==> inputs of v27 <==
==> flow/design.v <==
module Decoder(
input       [3:2]            ALU_FUN,
output      reg              Logic_Enable,
output      reg              Shift_Enable,
output      reg              Arith_Enable,
output      reg              CMP_Enable
);
always @(*)               
 begin 
  case (ALU_FUN)
		   2'b00 : 
		   begin 
		    Arith_Enable = 1'b1;
			Shift_Enable = 1'b0;
			Logic_Enable = 1'b0;
			CMP_Enable = 1'b0;
		   end
		   2'b01 :                                       
		   begin 
		    Arith_Enable = 1'b0;
			Shift_Enable = 1'b0;
			Logic_Enable = 1'b1;
			CMP_Enable = 1'b0;
		   end
		   2'b10 :                                       
		   begin 
		    Arith_Enable = 1'b0;
			Shift_Enable = 1'b0;
			Logic_Enable = 1'b0;
			CMP_Enable = 1'b1;
		   end
		   2'b11 :                                       
		   begin 
		    Arith_Enable = 1'b0;
			Shift_Enable = 1'b1;
			Logic_Enable = 1'b0;
			CMP_Enable = 1'b0;
		   end
	endcase 
end 	
endmodule
module Arith_Unit #(parameter Width = 16)
(
input     [Width-1 :0]                 A,
input     [Width-1 :0]                 B,
input                                  CLK,
input                                  RST,
input       [1:0]                      ALU_FUN,
input                                  Arith_Enable,
output      reg[Width-1 :0]            Arith_OUT,
output      reg                        Carry_OUT,
output      reg                        Arith_Flag
);
wire                         High; 
wire                         LOW;
reg   [Width-1 :0]           Arith_OUT_R;
reg                          Arith_Flag_R;
reg                          Carry_OUT_R;
always @(*) 
 begin
  Carry_OUT_R = 1'b0;
  Arith_Flag_R = Arith_Enable;
  if (Arith_Enable)  
   begin 
            Arith_Flag_R = High;
	  case (ALU_FUN)
			   2'b00 :                                       
			   begin 
			   {Carry_OUT_R , Arith_OUT_R} = A + B;
			   end
			   2'b01 :                                      
			   begin 
			   Arith_OUT_R = A - B;
			   end
			   2'b10 :                                      
			   begin
			   Arith_OUT_R = A * B ;
			   end
			   2'b11 :                                     
			   begin
			   Arith_OUT_R = (B == {Width{1'b0}}) ? {Width{1'b1}} : A / B ;
			   end
		endcase 
	end
   else 
    begin
	  Arith_OUT_R= 16'b0;	
	end	
end 	
always @(posedge CLK or negedge RST)                 
 begin 
	 if (!RST)
	  begin
	    Arith_OUT <= 16'b0;
	    Arith_Flag <= 1'b0;
		Carry_OUT <= 1'b0;
	  end
	 else 
	  begin
	    Arith_OUT <= Arith_OUT_R;
 	    Arith_Flag <= Arith_Flag_R;
		Carry_OUT <= Carry_OUT_R;
	  end
 end
assign High = 1'b1;
assign LOW = 1'b0;
endmodule   
module Logic_Unit  #(parameter Width = 16)
(
input       [Width-1 :0]               A,
input       [Width-1 :0]               B,
input                                  CLK,
input       [1:0]                      ALU_FUN,
input                                  RST,
input                                  Logic_Enable,
output      reg                        Logic_Flag,
output      reg[Width-1 :0]            Logic_OUT
);
wire                         High; 
wire                         LOW;
reg    [Width-1 :0]          Logic_OUT_R;
reg                          Logic_Flag_R;
always @(*)               
 begin 
  Logic_Flag_R = Logic_Enable;
  if (Logic_Enable)
   begin
               Logic_Flag_R = High;
	  case (ALU_FUN)
			   2'b00 :                                       
			   begin
			   Logic_OUT_R = A & B;
			   end
			   2'b01 :                                       
			   begin
			   Logic_OUT_R = A | B;
			   end
			   2'b10 :                                       
			   begin
			   Logic_OUT_R = ~(A & B);
			   end
			   2'b11 :                                        
			   begin
			   Logic_OUT_R = ~(A | B);
			   end
		endcase
     end	
	else		
	 begin
	 Logic_OUT_R = 16'b0;
	 end
end 	
always @ (posedge CLK or negedge RST)                 
 begin 
 if (!RST)
  begin
  Logic_OUT <= 16'b0;
  Logic_Flag <= 1'b0;
  end
 else
  begin 
  Logic_OUT <= Logic_OUT_R;
  Logic_Flag <= Logic_Flag_R;
  end
end
assign High = 1'b1;
assign LOW = 1'b0;
endmodule   
module CMP_Unit #(parameter Width = 16)
(
input       [Width-1 :0]               A,
input       [Width-1 :0]               B,
input                                  CLK,
input       [1:0]                      ALU_FUN,
input                                  RST,
input                                  CMP_Enable,
output      reg                        CMP_Flag,
output      reg[Width-1 :0]            CMP_OUT
);
wire                         High; 
wire                         LOW;
reg   [Width-1 :0]           CMP_OUT_R;
reg                          CMP_Flag_R;
always @(*)               
 begin 
  CMP_Flag_R = CMP_Enable;
  CMP_OUT_R = 16'b0;
  if (CMP_Enable)
   begin
               CMP_Flag_R = High;
	  case (ALU_FUN)
			   2'b00 : 
			   begin                                   
				 CMP_OUT_R = 16'b0000;
				 end
			   2'b01 : 
			   begin 
				if (A == B)                                      
				 CMP_OUT_R = 16'b0001;
				 end
			   2'b10 :                                        
			   begin 
				if ( A > B)
				 CMP_OUT_R = 16'b0010;
				 end
			   2'b11 :                                       
			   begin
				if (A < B)
				 CMP_OUT_R = 16'b0011;
				 end
		endcase 
	end
  else
   begin
    CMP_OUT_R = 16'b0;
  end	
end 	
always @ (posedge CLK or negedge RST)                 
begin 
 if (!RST)
  begin
  CMP_OUT <= 16'b0;
  CMP_Flag <= 1'b0;
  end
 else
  begin 
  CMP_OUT <= CMP_OUT_R;
  CMP_Flag <= CMP_Flag_R;
  end
end
assign High = 1'b1;
assign LOW = 1'b0;
endmodule   
module Shift_Unit #(parameter Width = 16)
(
input       [Width-1 :0]                  A,
input       [Width-1 :0]                  B,
input                                     CLK,
input       [1:0]                         ALU_FUN,
input                                     RST,
input                                     Shift_Enable,
output      reg                           Shift_Flag,
output      reg[Width-1 :0]               Shift_OUT
);
wire                         High; 
wire                         LOW;
reg   [Width-1 :0]           Shift_OUT_R;
reg                          Shift_Flag_R;
always @(*)               
 begin 
  Shift_Flag_R = Shift_Enable;
  if (Shift_Enable)
   begin
              Shift_Flag_R = High;
	  case (ALU_FUN)
			   2'b00 :                                        
			   begin 
			   Shift_OUT_R = A >> 16'b0001;
			   end
			   2'b01 :                                        
			   begin
			   Shift_OUT_R = A << 16'b0001;
			   end
			   2'b10 :                                        
			   begin 
			   Shift_OUT_R = B >> 16'b0001;
			   end
			   2'b11 :                                        
			   begin
			   Shift_OUT_R = B << 16'b0001;
			   end
		endcase 
	end
  else
   begin 
     Shift_OUT_R = 16'b0;
  end	 
end 	
always @ (posedge CLK or negedge RST)                 
 begin 
  if (!RST)
   begin 
  Shift_OUT <= 16'b0;
  Shift_Flag <= 1'b0;
   end
  else
   begin  
  Shift_OUT <= Shift_OUT_R;
  Shift_Flag <= Shift_Flag_R;
  end
end
assign High = 1'b1;
assign LOW = 1'b0;
endmodule   
module ALU_TOP #(parameter Width = 16)
( 
input        [Width-1 :0]                                 A,
input        [Width-1 :0]                                 B,
input        [3:0]                                        ALU_FUN,
input                                                     CLK,
input                                                     RST,
output       [Width-1 :0]                                 Arith_OUT,
output                                                    Arith_Flag,
output                                                    Carry_OUT,
output       [Width-1 :0]                                 Logic_Out,
output                                                    Logic_Flag,
output       [Width-1 :0]                                 CMP_OUT,
output                                                    CMP_Flag,
output                                                    Shift_Flag,
output       [Width-1 :0]                                 Shift_OUT
);
wire      Shift_Enable,Logic_Enable,Arith_Enable,CMP_Enable;
Decoder DUT1 (
.ALU_FUN(ALU_FUN[3:2]),
.Logic_Enable(Logic_Enable),
.Shift_Enable(Shift_Enable),
.Arith_Enable(Arith_Enable),
.CMP_Enable(CMP_Enable)
);
Arith_Unit DUT2 (
.A(A),
.B(B),
.CLK(CLK),
.RST(RST),
.ALU_FUN(ALU_FUN[1:0]),
.Arith_Enable(Arith_Enable),
.Arith_OUT(Arith_OUT),
.Carry_OUT(Carry_OUT),
.Arith_Flag(Arith_Flag)
);
Logic_Unit DUT3 (
.A(A),
.B(B),
.CLK(CLK),
.RST(RST),
.ALU_FUN(ALU_FUN[1:0]),
.Logic_Enable(Logic_Enable),
.Logic_Flag(Logic_Flag),
.Logic_OUT(Logic_Out)
);
CMP_Unit DUT4 (
.A(A),
.B(B),
.CLK(CLK),
.RST(RST),
.ALU_FUN(ALU_FUN[1:0]),
.CMP_Enable(CMP_Enable),
.CMP_Flag(CMP_Flag),
.CMP_OUT(CMP_OUT)
);
Shift_Unit DUT5(
.A(A),
.B(B),
.CLK(CLK),
.RST(RST),
.ALU_FUN(ALU_FUN[1:0]),
.Shift_Enable(Shift_Enable),
.Shift_Flag(Shift_Flag),
.Shift_OUT(Shift_OUT)
);
endmodule
==> flow/run.sh <==
#!/bin/bash
# the make line also repeats each setting of config.mk as NAME=value (left out here)
make -C /OpenROAD-flow-scripts/flow DESIGN_CONFIG=/design/flow/config.mk WORK_HOME=/design/flow/orfs CLKGATE_MAP_FILE= finish
==> flow/config.mk <==
export PLATFORM = sky130hd
export DESIGN_NAME = ALU_TOP
export DESIGN_NICKNAME = ALU_TOP
export VERILOG_FILES = /design/flow/design.v
export SDC_FILE = /design/flow/constraint.sdc
export NUM_CORES = 4
export LEC_CHECK = 0
export CAP_MARGIN = 40
export CORE_MARGIN = 2
export CORE_UTILIZATION = 21
export GPL_ROUTABILITY_DRIVEN = 1
export HOLD_SLACK_MARGIN = 0.23
export MIN_ROUTING_LAYER = met1
export PLACE_DENSITY_LB_ADDON = 0.2
export SLEW_MARGIN = 15
==> flow/constraint.sdc <==
create_clock -name core_clock -period 51.8 [get_ports {CLK}]
set_input_delay 10.3600 -clock core_clock [delete_from_list [all_inputs] [get_ports {CLK}]]
set_output_delay 10.3600 -clock core_clock [all_outputs]
set_load 0.01 [all_outputs]
==> inputs of v29, as changes to v27 <==
Settings changed: CAP_MARGIN 40 to 20, CORE_UTILIZATION 21 to 54, GPL_ROUTABILITY_DRIVEN 1 to unset, HOLD_SLACK_MARGIN 0.23 to unset, MIN_ROUTING_LAYER met1 to unset, PLACE_DENSITY_LB_ADDON 0.2 to unset, SETUP_SLACK_MARGIN set to 5.0, SLEW_MARGIN 15 to 20.
==> flow/constraint.sdc (replaced) <==
create_clock -name core_clock -period 17.4 [get_ports {CLK}]
set_input_delay 3.4800 -clock core_clock [delete_from_list [all_inputs] [get_ports {CLK}]]
set_output_delay 3.4800 -clock core_clock [all_outputs]
set_load 0.01 [all_outputs]
==> impl_metrics.ini <==
; yosys + openroad results
[finish]
signal_buffer_area_fraction_pct = 7.65
finalCoreUtilization_pct = 24.5
nets_final = 2340

[floorplan]
tap_cells = 940
die_height_um = 271
rows = 97

[route]
routed_wl_um = 64500
wl_per_cell_um = 22.0

[place]
dpl.cell_count = 2917
placed_cell_area_um2 = 17100

[timing]
tightestPinTransition_ns = 0.872
final.hold.worst_slack_ns = 9.95

[power_and_ir_drop]
power_density_nw_per_um2 = 27.6

[status]
status = timing/DRC/antenna clean
(the above is from v27)
==> impl_metrics.ini <==
; yosys + openroad results
[place]
dpl.cell_count = 2706
placed_cell_area_um2 = 19600

[finish]
nFlopsAndLatches = 55
finalCoreUtilization_pct = 81.1
nets_final = 2857
signal_buffer_area_fraction_pct = 24.2

[floorplan]
tap_cells = 341
die_height_um = 170
rows = 60

[status]
status = failed layout checks
failed_layout_checks = negative setup slack

[timing]
final.hold.worst_slack_ns = 3.31
tightestPinTransition_ns = 0.959
post-route-worst-setup-slack_ns = -9.83
finalSetupViolations = 6

[power_and_ir_drop]
power_density_nw_per_um2 = 74.1
powerSeq_uw = 140

[logic_synthesis]
post_synth_and_or_nand_nor_area_fraction_pct = 18.9
mux_share_pct = 4.63

[route]
wl_per_cell_um = 22.3
(the above is from v29)

========
==> inputs of run a <==
RTL: the design.v shown in full above, as it stands there.
clock: 17.4 ns
lec_check: 0
cap_margin: 20
core_margin: 2
core_utilization: 58
cts_cluster_diameter: 28
setup_slack_margin: 4.99
slew_margin: 20
tns_end_percent: 40
run.sh (not shown) runs the stock make flow with config.mk's settings and CLKGATE_MAP_FILE=.
==> run b (differences from run a) <==
--- a/flow/config.mk
+++ b/flow/config.mk
@@ -6,9 +6,10 @@
 export NUM_CORES = 4
 export LEC_CHECK = 0
+export ABC_AREA = 1
 export CAP_MARGIN = 20
 export CORE_MARGIN = 2
 export CORE_UTILIZATION = 58
-export CTS_CLUSTER_DIAMETER = 28
-export SETUP_SLACK_MARGIN = 4.99
+export CTS_CLUSTER_DIAMETER = 171
+export CTS_CLUSTER_SIZE = 98
+export MAX_ROUTING_LAYER = met4
 export SLEW_MARGIN = 20
-export TNS_END_PERCENT = 40
==> flow/constraint.sdc (replaced) <==
create_clock -name core_clock -period 32.0 [get_ports {CLK}]
set_input_delay 6.4000 -clock core_clock [delete_from_list [all_inputs] [get_ports {CLK}]]
set_output_delay 6.4000 -clock core_clock [all_outputs]
set_load 0.01 [all_outputs]
==> run c (differences from run a) <==
--- a/flow/config.mk
+++ b/flow/config.mk
@@ -8,7 +8,7 @@
 export CAP_MARGIN = 20
 export CORE_MARGIN = 2
-export CORE_UTILIZATION = 58
-export CTS_CLUSTER_DIAMETER = 28
-export SETUP_SLACK_MARGIN = 4.99
+export CORE_UTILIZATION = 68
+export CTS_CLUSTER_SIZE = 87
+export HOLD_SLACK_MARGIN = -0.1
 export SLEW_MARGIN = 20
-export TNS_END_PERCENT = 40
+export TNS_END_PERCENT = 5
==> flow/constraint.sdc (replaced) <==
create_clock -name core_clock -period 26.5 [get_ports {CLK}]
set_input_delay 5.3000 -clock core_clock [delete_from_list [all_inputs] [get_ports {CLK}]]
set_output_delay 5.3000 -clock core_clock [all_outputs]
set_load 0.01 [all_outputs]
==> run d (differences from run a) <==
==> flow/config.mk (replaced) <==
export PLATFORM = sky130hd
export DESIGN_NAME = ALU_TOP
export DESIGN_NICKNAME = ALU_TOP
export VERILOG_FILES = /design/flow/design.v
export SDC_FILE = /design/flow/constraint.sdc
export NUM_CORES = 4
export LEC_CHECK = 0
export ABC_AREA = 1
export CAP_MARGIN = 20
export CORE_ASPECT_RATIO = 1.82
export CORE_MARGIN = 2
export CORE_UTILIZATION = 38
export SLEW_MARGIN = 10
==> flow/constraint.sdc (replaced) <==
create_clock -name core_clock -period 32.0 [get_ports {CLK}]
set_input_delay 6.4000 -clock core_clock [delete_from_list [all_inputs] [get_ports {CLK}]]
set_output_delay 6.4000 -clock core_clock [all_outputs]
set_load 0.01 [all_outputs]
==> comparison table <==
quantity	run a	run d	run b	run c
Type of the worst setup path	in -> reg	in -> reg	in -> reg	-
Arrival time reported for the critical path endpoint	28870 ps	30400 ps	30160 ps	-
Share of the yosys chip area belonging to registers	9.22%	8.79%	8.79%	9.22%
Pins over their slew limit	0	0	0	-
Sequential cell area	0.00138 mm^2	0.00138 mm^2	0.00138 mm^2	-
Instance count on the critical path	121	176	183	-
XOR Share, Synth	8.21%	5.13%	5.13%	8.21%
Post-synthesis instance area	0.0149 mm^2	0.0157 mm^2	0.0157 mm^2	0.0149 mm^2
Tap cells	330	510	341	-
Number of design rule violations left after detail routing	0	0	0	-
Final #Nets	2877	2794	2785	-
Buffers and inverters on the worst path	19	21	16	-
Multi-input combinational cell count	1594	1788	1788	-
Clock network power consumption	0.110 mW	0.0593 mW	0.0638 mW	-
Fp_density	59.1%	38.4%	58.6%	68.8%
Crit start category	primary input	primary input	primary input	-
Status	failed layout checks	finished clean	finished clean	did not finish
Failing step	-	-	-	5_1_grt
Reasons for failing layout checks	setup timing	-	-	-
Share of the core filled with cells	87.2%	43.6%	65.6%	-
Portion of synthesized cell area occupied by the leading cell type	19.8%	18.9%	18.9%	19.8%

========
==> inputs of job 7692 <==
Starts from the design.v that is shown in full above.
Settings: LEC_CHECK=0, CAP_MARGIN=20, CORE_MARGIN=2, CORE_UTILIZATION=59, GPL_ROUTABILITY_DRIVEN=0, SLEW_MARGIN=20; clock period 32.0 ns.
==> job 5664: changes against job 7692 <==
CORE_UTILIZATION = 60   (was 59)
GPL_ROUTABILITY_DRIVEN = default   (was 0)
==> flow/constraint.sdc (replaced) <==
create_clock -name core_clock -period 17.4 [get_ports {CLK}]
set_input_delay 3.4800 -clock core_clock [delete_from_list [all_inputs] [get_ports {CLK}]]
set_output_delay 3.4800 -clock core_clock [all_outputs]
set_load 0.01 [all_outputs]
==> job 3058: changes against job 7692 <==
CORE_UTILIZATION = 58   (was 59)
CTS_CLUSTER_DIAMETER = 28   (was default)
GPL_ROUTABILITY_DRIVEN = default   (was 0)
SETUP_SLACK_MARGIN = 5.0   (was default)
TNS_END_PERCENT = 40   (was default)
==> flow/constraint.sdc (replaced) <==
create_clock -name core_clock -period 17.4 [get_ports {CLK}]
set_input_delay 3.4800 -clock core_clock [delete_from_list [all_inputs] [get_ports {CLK}]]
set_output_delay 3.4800 -clock core_clock [all_outputs]
set_load 0.01 [all_outputs]
==> job 7580: changes against job 7692 <==
CELL_PAD_IN_SITES_GLOBAL_PLACEMENT = 3   (was default)
CTS_CLUSTER_SIZE = 53   (was default)
GPL_ROUTABILITY_DRIVEN = 1   (was 0)
GPL_TIMING_DRIVEN = 0   (was default)
SLEW_MARGIN = 5   (was 20)
TNS_END_PERCENT = 90   (was default)
==> results <==
Job 7580 died in 3_1_place_gp_skip_io (GPL-0301). Job 3058 ran to the end with violations: negative setup slack. Job 7692 produced a clean layout. Job 5664 failed in 5_1_grt (ODB-0269). In job 7692 the sequential power is smaller than in job 3058, by about 46%. Between job 5664 and job 7692, the lower die size is in job 5664 (gap 1.6%, measured against job 7692). Of job 7692 and job 3058, job 7692 has the higher sequential share of layout area (gap 1.3 points). Of job 7692 and job 3058, job 7692 has the higher worst hold slack (gap 2.9 ns). Of job 3058 and job 7692, job 3058 has the higher utilization (gap 14 points). In job 7692 the total power is smaller than in job 3058, by 53%. In synthesized cell count, job 5664 and job 3058 do not differ. Against job 3058, the wire length of job 7692 is lower by about 28%. Of job 3058 and job 7692, job 3058 has the higher non-clock buffer count (gap 387).
Power is estimated from default activity; no workload was simulated.
